== job 3263 ==
==> flow/design.v (excerpt) <==
module bfcpu_core
(
    input  logic CLK,
    input  logic RES_N,
    output logic        BUS_REQ,
    output logic        BUS_WRITE,
    output logic [15:0] BUS_ADDR,
    output logic [ 7:0] BUS_WDATA,
    input  logic [ 7:0] BUS_RDATA,
    input  logic        BUS_RDY,
    output logic        IO_REQ,
    output logic        IO_WRITE,
    output logic [ 1:0] IO_ADDR,
    output logic [ 7:0] IO_WDATA,
    input  logic [ 7:0] IO_RDATA,
    input  logic        IO_RDY
);
==> flow/config.mk <==
export PLATFORM = sky130hd
export DESIGN_NAME = bfcpu_core
export DESIGN_NICKNAME = bfcpu_core
export VERILOG_FILES = /design/flow/design.v
export SDC_FILE = /design/flow/constraint.sdc
export NUM_CORES = 4
export LEC_CHECK = 0
export CAP_MARGIN = 20
export CELL_PAD_IN_SITES_DETAIL_PLACEMENT = 1
export CELL_PAD_IN_SITES_GLOBAL_PLACEMENT = 2
export CORE_MARGIN = 2
export CORE_UTILIZATION = 32
export CTS_CLUSTER_DIAMETER = 67
export GPL_ROUTABILITY_DRIVEN = 0
export GPL_TIMING_DRIVEN = 1
export HOLD_SLACK_MARGIN = 0.25
export MIN_ROUTING_LAYER = met2
export PLACE_DENSITY = 0.51
export SETUP_SLACK_MARGIN = 3.57
export SLEW_MARGIN = 20
export TNS_END_PERCENT = 90
==> flow/constraint.sdc <==
create_clock -name core_clock -period 15.1 [get_ports {CLK}]
set_input_delay 3.0200 -clock core_clock [delete_from_list [all_inputs] [get_ports {CLK}]]
set_output_delay 3.0200 -clock core_clock [all_outputs]
set_load 0.01 [all_outputs]
run.sh (not shown) runs the stock make flow with config.mk's settings and CLKGATE_MAP_FILE=.
## Diff of input files: job 7918 against job 3263
==> flow/config.mk <==
export PLATFORM = sky130hd
export DESIGN_NAME = bfcpu_core
export DESIGN_NICKNAME = bfcpu_core
export VERILOG_FILES = /design/flow/design.v
export SDC_FILE = /design/flow/constraint.sdc
export NUM_CORES = 4
export LEC_CHECK = 0
export CAP_MARGIN = 20
export CELL_PAD_IN_SITES_DETAIL_PLACEMENT = 1
export CORE_MARGIN = 2
export CORE_UTILIZATION = 32
export CTS_CLUSTER_DIAMETER = 210
export GPL_TIMING_DRIVEN = 0
export PLACE_DENSITY = 0.51
export SLEW_MARGIN = 20
==> flow/constraint.sdc <==
create_clock -name core_clock -period 17.0 [get_ports {CLK}]
set_input_delay 3.4000 -clock core_clock [delete_from_list [all_inputs] [get_ports {CLK}]]
set_output_delay 3.4000 -clock core_clock [all_outputs]
set_load 0.01 [all_outputs]
Results
Delta (job 7918 minus job 3263): vertical die dimension barely changed; overall power consumption dropped about 18%; wire length on met3 dropped 44 mm; clock-buffer cell count dropped 20.
What job 154 does differently from job 7918 at the input level:
==> flow/config.mk <==
export PLATFORM = sky130hd
export DESIGN_NAME = bfcpu_core
export DESIGN_NICKNAME = bfcpu_core
export VERILOG_FILES = /design/flow/design.v
export SDC_FILE = /design/flow/constraint.sdc
export NUM_CORES = 4
export LEC_CHECK = 0
export CAP_MARGIN = 20
export CORE_ASPECT_RATIO = 0.65
export CORE_MARGIN = 2
export CORE_UTILIZATION = 70
export MAX_ROUTING_LAYER = met4
export SLEW_MARGIN = 20
==> flow/constraint.sdc <==
create_clock -name core_clock -period 10.0 [get_ports {CLK}]
set_input_delay 2.0000 -clock core_clock [delete_from_list [all_inputs] [get_ports {CLK}]]
set_output_delay 2.0000 -clock core_clock [all_outputs]
set_load 0.01 [all_outputs]
Job 154 against job 7918: clock tree cell share of total cell area went down 0.56 points; sequential share of power went up 5.2 points; signed area change from the synthesized netlist to the final layout went down 6.1 points; leakage power went down about 3%; first-pass GRT wire length went down 20 mm. Compared to job 7918, job 154 has routing usage on met3 6.8 points higher. Summary: worst relative slew slack, job 154 worse than job 7918. Number of antenna violations at the first check in global routing, job 7918 and job 154: lower on job 154. Between job 7918 and job 154, the total power is lower for job 7918. The hold slack on job 7918 is in line with that on job 154.
--- input diff job 154..job 4608 ---
diff --git a/flow/config.mk b/flow/config.mk
--- a/flow/config.mk
+++ b/flow/config.mk
@@ -7,7 +7,5 @@
 export LEC_CHECK = 0
 export CAP_MARGIN = 20
-export CORE_ASPECT_RATIO = 0.65
 export CORE_MARGIN = 2
-export CORE_UTILIZATION = 70
-export MAX_ROUTING_LAYER = met4
+export CORE_UTILIZATION = 40
 export SLEW_MARGIN = 20
==> flow/constraint.sdc <==
create_clock -name core_clock -period 9.74 [get_ports {CLK}]
set_input_delay 1.9480 -clock core_clock [delete_from_list [all_inputs] [get_ports {CLK}]]
set_output_delay 1.9480 -clock core_clock [all_outputs]
set_load 0.01 [all_outputs]
Findings:
Job 4608 gives less fraction of standard cell area in multi-input logic than job 154 did. Floorplan check, job 4608 vs job 154: die outline larger in job 4608. Summary: with job 154 as the reference, initial DRC count in job 4608 moved down by more than a quarter. Sequential portion of the cell area in job 4608 is 1.1 points lower than in job 154. Floorplan-stage core utilization, job 4608 and job 154: higher on job 154. Via density per instance on job 4608 is down relative to job 154. Job 4608 ends up with a met1 usage in global routing that is 31 points lower than in job 154.
## Diff of input files: job 2311 against job 4608
diff --git a/flow/config.mk b/flow/config.mk
--- a/flow/config.mk
+++ b/flow/config.mk
@@ -8,4 +8,6 @@
 export CAP_MARGIN = 20
 export CORE_MARGIN = 2
-export CORE_UTILIZATION = 40
+export CORE_UTILIZATION = 66
+export CTS_CLUSTER_DIAMETER = 351
+export SETUP_SLACK_MARGIN = -0.52
 export SLEW_MARGIN = 20
==> flow/constraint.sdc <==
create_clock -name core_clock -period 5.41 [get_ports {CLK}]
set_input_delay 1.0820 -clock core_clock [delete_from_list [all_inputs] [get_ports {CLK}]]
set_output_delay 1.0820 -clock core_clock [all_outputs]
set_load 0.01 [all_outputs]
Notes after the runs:
Ran to the end and failed final checks on negative setup slack: job 2311. Run comparison: job 2311 path type of the worst min-delay path primary input to async pin; job 4608 path type of the worst min-delay path flip-flop to flip-flop. Job 4608 → job 2311: share of the final layout cell area in sequential cells lower; met2 track demand over resource moved up; worst setup slack after layout decreased 1.33 ns. Sort job 4608 and job 2311 by total instance count after detailed placement asc -> top: job 4608. Compared with job 4608, job 2311 shows number of cell rows that has gone down by more than 10%. Depth of the critical timing path with buffers and inverters included was lower in job 4608 than in job 2311. Per the comparison of job 2311 with job 4608, number of well taps shrank by about 40%; core utilization grew by 38 points.
Setup changes, job 2311 to job 5331
diff --git a/flow/config.mk b/flow/config.mk
--- a/flow/config.mk
+++ b/flow/config.mk
@@ -8,6 +8,4 @@
 export CAP_MARGIN = 20
 export CORE_MARGIN = 2
-export CORE_UTILIZATION = 66
-export CTS_CLUSTER_DIAMETER = 351
-export SETUP_SLACK_MARGIN = -0.52
+export CORE_UTILIZATION = 36
 export SLEW_MARGIN = 20
==> flow/constraint.sdc <==
create_clock -name core_clock -period 9.74 [get_ports {CLK}]
set_input_delay 1.9480 -clock core_clock [delete_from_list [all_inputs] [get_ports {CLK}]]
set_output_delay 1.9480 -clock core_clock [all_outputs]
set_load 0.01 [all_outputs]
[summary]
Of job 2311 and job 5331, just one finished clean: job 5331. Job 2311 → job 5331: total power of the final layout saw a decrease; number of enable flip-flop cells closely matched the old numbers. Going from job 2311 to job 5331, the die area was enlarged.

* * *

## run A
Starting RTL as in the previous note.
make LEC_CHECK=0 ABC_AREA=1 CAP_MARGIN=20 CELL_PAD_IN_SITES_DETAIL_PLACEMENT=1 CORE_ASPECT_RATIO=1.09 CORE_MARGIN=2 CORE_UTILIZATION=70 CTS_CLUSTER_DIAMETER=331 GPL_TIMING_DRIVEN=0 HOLD_SLACK_MARGIN=0.1 MAX_ROUTING_LAYER=met4 MIN_ROUTING_LAYER=met2 SETUP_SLACK_MARGIN=2.18 SLEW_MARGIN=20 TNS_END_PERCENT=70 finish   # period 10.0 ns
Run A got as far as 3_5_place_dp, where a tool error ended the run.
## Diff of input files: run B against run A
# run A
export LEC_CHECK = 0
export ABC_AREA = 1
export CAP_MARGIN = 20
export CELL_PAD_IN_SITES_DETAIL_PLACEMENT = 1
export CORE_ASPECT_RATIO = 1.09
export CORE_MARGIN = 2
export CORE_UTILIZATION = 70
export CTS_CLUSTER_DIAMETER = 331
export GPL_TIMING_DRIVEN = 0
export HOLD_SLACK_MARGIN = 0.1
export MAX_ROUTING_LAYER = met4
export MIN_ROUTING_LAYER = met2
export SETUP_SLACK_MARGIN = 2.18
export SLEW_MARGIN = 20
export TNS_END_PERCENT = 70
create_clock -name core_clock -period 10.0 [get_ports {CLK}]
# run B
export LEC_CHECK = 0
export CAP_MARGIN = 20
export CORE_MARGIN = 2
export CORE_UTILIZATION = 40
export SETUP_SLACK_MARGIN = 0.04
export SLEW_MARGIN = 20
create_clock -name core_clock -period 9.74 [get_ports {CLK}]
--- outcome ---
Run B has completed all stages; timing, DRC and antenna checks passed.
Higher xor/xnor cell area share of the yosys netlist was reported by run B, not run A.
Diff run A -> run B | post-synth area from yosys stat | down slightly
Diff run A -> run B: die size picked up an extra 72%, vertical die dimension picked up an extra about 26%.
## Diff of input files: run C against run B
# run B
export LEC_CHECK = 0
export CAP_MARGIN = 20
export CORE_MARGIN = 2
export CORE_UTILIZATION = 40
export SETUP_SLACK_MARGIN = 0.04
export SLEW_MARGIN = 20
create_clock -name core_clock -period 9.74 [get_ports {CLK}]
# run C
export LEC_CHECK = 0
export CAP_MARGIN = 20
export CORE_MARGIN = 2
export CORE_UTILIZATION = 72
export PLACE_DENSITY_LB_ADDON = 0.24
export SETUP_SLACK_MARGIN = 1.91
export SLEW_MARGIN = 20
create_clock -name core_clock -period 7.49 [get_ports {CLK}]
Notes after the runs:
- Worst path setup slack after routing: lower on run C
- Comparing run B and run C, transition at the pin with the smallest max-transition slack is lower on run B.
- As of run C, total of clock buffers placed in the layout had fallen by a few percent compared to run B.
- Comparing run B and run C, the higher power in combinational cells was measured on run C.
- In the metrics for run B and run C, the one carrying the lower combinational power share is run B.
- Between run C and run B, the number of flip-flops and latches does not differ in any meaningful way.
- Aggregate routed wire length for run C is higher than for run B.
- Looking only at static leakage, and setting everything else aside, the higher value of run B and run C goes to run C.
- Against run B, run C reports a cell count that is lower.
- Run C against run B; cell-internal power is up by more than a quarter.
- On layout buffering overhead excluding clock cells: run C sits above run B.
Edits applied to the flow inputs when going from run C to run D:
# run C
export LEC_CHECK = 0
export CAP_MARGIN = 20
export CORE_MARGIN = 2
export CORE_UTILIZATION = 72
export PLACE_DENSITY_LB_ADDON = 0.24
export SETUP_SLACK_MARGIN = 1.91
export SLEW_MARGIN = 20
create_clock -name core_clock -period 7.49 [get_ports {CLK}]
# run D
export LEC_CHECK = 0
export CAP_MARGIN = 20
export CORE_MARGIN = 2
export CORE_UTILIZATION = 23
export SLEW_MARGIN = 20
create_clock -name core_clock -period 11.3 [get_ports {CLK}]
## What came out
Run comparison: run C highest-delay cell along the critical path sky130_fd_sc_hd__dfrtp_4; run D highest-delay cell along the critical path sky130_fd_sc_hd__o311ai_0
Count of vias placed by the detailed router, run D vs run C: down by more than 10%
Clock-buffer cell count went down by a few percent going from run C to run D.
Measured against run C, the row count of run D comes out at 1.8 times the reference value.
Total power delta for run D relative to run C: about 40% lower
Met3 routing resource usage after global routing: run D vs run C down 24 points
Between run C and run D, part of the power in the clock network is lower for run C, run D comes in above that.

* * *

Starting RTL as in the previous note.
export LEC_CHECK = 0
export CAP_MARGIN = 0
export CORE_ASPECT_RATIO = 0.99
export CORE_MARGIN = 2
export CORE_UTILIZATION = 72
export CTS_CLUSTER_DIAMETER = 360
export CTS_CLUSTER_SIZE = 15
export GPL_ROUTABILITY_DRIVEN = 1
export HOLD_SLACK_MARGIN = -0.09
export MIN_ROUTING_LAYER = met1
export PLACE_DENSITY_LB_ADDON = 0.03
export SETUP_SLACK_MARGIN = 1.95
export SLEW_MARGIN = 10
create_clock -name core_clock -period 8.24 [get_ports {CLK}]
Rerun with:
- CAP_MARGIN: 0 -> 20
- CORE_UTILIZATION: 72 -> 21
- CTS_CLUSTER_DIAMETER: 360 -> not set
- CTS_CLUSTER_SIZE: 15 -> not set
- MAX_ROUTING_LAYER: not set -> met4
- PLACE_DENSITY_LB_ADDON: 0.03 -> not set
- SETUP_SLACK_MARGIN: 1.95 -> -0.45
- SLEW_MARGIN: 10 -> 20
- TNS_END_PERCENT: not set -> 5
- clock period: 8.24 -> 13.0 ns (I/O delays scaled with it)
What happened: Area after synthesis stays the same; clock-buffer cell count went up by 18; utilization decreases by 56 points; final area went up by a few percent.
Rerun with:
- CORE_ASPECT_RATIO: 0.99 -> not set
- CORE_UTILIZATION: 21 -> 65
- GPL_ROUTABILITY_DRIVEN: 1 -> not set
- HOLD_SLACK_MARGIN: -0.09 -> not set
- MAX_ROUTING_LAYER: met4 -> not set
- MIN_ROUTING_LAYER: met1 -> not set
- SETUP_SLACK_MARGIN: -0.45 -> 1.91
- TNS_END_PERCENT: 5 -> not set
- clock period: 13.0 -> 7.81 ns (I/O delays scaled with it)
- The changed run went through all stages and came out clean
- design area climbs slightly
- setup slack degrades by 0.64 ns
- via count climbs by a few percent
- combinational power climbs by well over a third
- wire length drops by a few percent
Rerun with:
- CORE_UTILIZATION: 65 -> 70
- CTS_CLUSTER_DIAMETER: not set -> 27
- CTS_CLUSTER_SIZE: not set -> 37
- SETUP_SLACK_MARGIN: 1.91 -> 1.84
- clock period: 7.81 -> 7.29 ns (I/O delays scaled with it)
The changed run produced a layout that fails on setup timing.
Design area climbs by roughly a tenth.
Power went up by well over a third.
Via count goes up by about a fifth.
Sequential share of layout area decreases by 2.9 points.
Clock-buffer cell count increases by 63.
Die size came out lower by a little under a tenth.
Worst setup slack is worse by 0.87 ns.
Area after synthesis stays the same.
Wire length rose by a quarter to a third.
Non-clock buffer count climbs by 54.
Rerun with:
- CORE_UTILIZATION: 70 -> 40
- CTS_CLUSTER_DIAMETER: 27 -> not set
- CTS_CLUSTER_SIZE: 37 -> not set
- SETUP_SLACK_MARGIN: 1.84 -> not set
- clock period: 7.29 -> 12.0 ns (I/O delays scaled with it)
Effect: The new run completed with no timing, DRC or antenna violations; final area came out lower by 13%; combinational power goes down by about 60%; power decreases by 58%.

* * *

07-16:
bfcpu_core again, from the RTL that the note above started with.
Settings: LEC_CHECK=0, CAP_MARGIN=20, CORE_MARGIN=2, CORE_UTILIZATION=70, CTS_CLUSTER_SIZE=15, GPL_ROUTABILITY_DRIVEN=1, MIN_ROUTING_LAYER=met1, SETUP_SLACK_MARGIN=1.95, SLEW_MARGIN=10; clock period 8.24 ns.
Setup changes, 07-16 to 01-09
diff --git a/flow/config.mk b/flow/config.mk
--- a/flow/config.mk
+++ b/flow/config.mk
@@ -7,9 +7,14 @@
 export LEC_CHECK = 0
-export CAP_MARGIN = 20
+export CAP_MARGIN = 0
+export CORE_ASPECT_RATIO = 0.99
 export CORE_MARGIN = 2
-export CORE_UTILIZATION = 70
+export CORE_UTILIZATION = 72
+export CTS_CLUSTER_DIAMETER = 397
 export CTS_CLUSTER_SIZE = 15
 export GPL_ROUTABILITY_DRIVEN = 1
+export HOLD_SLACK_MARGIN = -0.09
 export MIN_ROUTING_LAYER = met1
-export SETUP_SLACK_MARGIN = 1.95
-export SLEW_MARGIN = 10
+export PLACE_DENSITY_LB_ADDON = 0.03
+export SETUP_SLACK_MARGIN = 2.05
+export SLEW_MARGIN = 40
+export TNS_END_PERCENT = 5
--- outcome ---
- Clock power in 01-09 vs 07-16: down about 25%
- Taking 07-16 as the reference point, the relative slew slack of 01-09 rises by 18 points.
- Re share of power burned in combinational logic: 01-09 is 1.9 points up on 07-16.
- Max total net switching power across 01-09 and 07-16: 07-16
- Looking at overall routed net length across 01-09 and 07-16, the one that comes out lower is 01-09.
Power figures rest on the tool's default switching activity, not on a simulated workload.
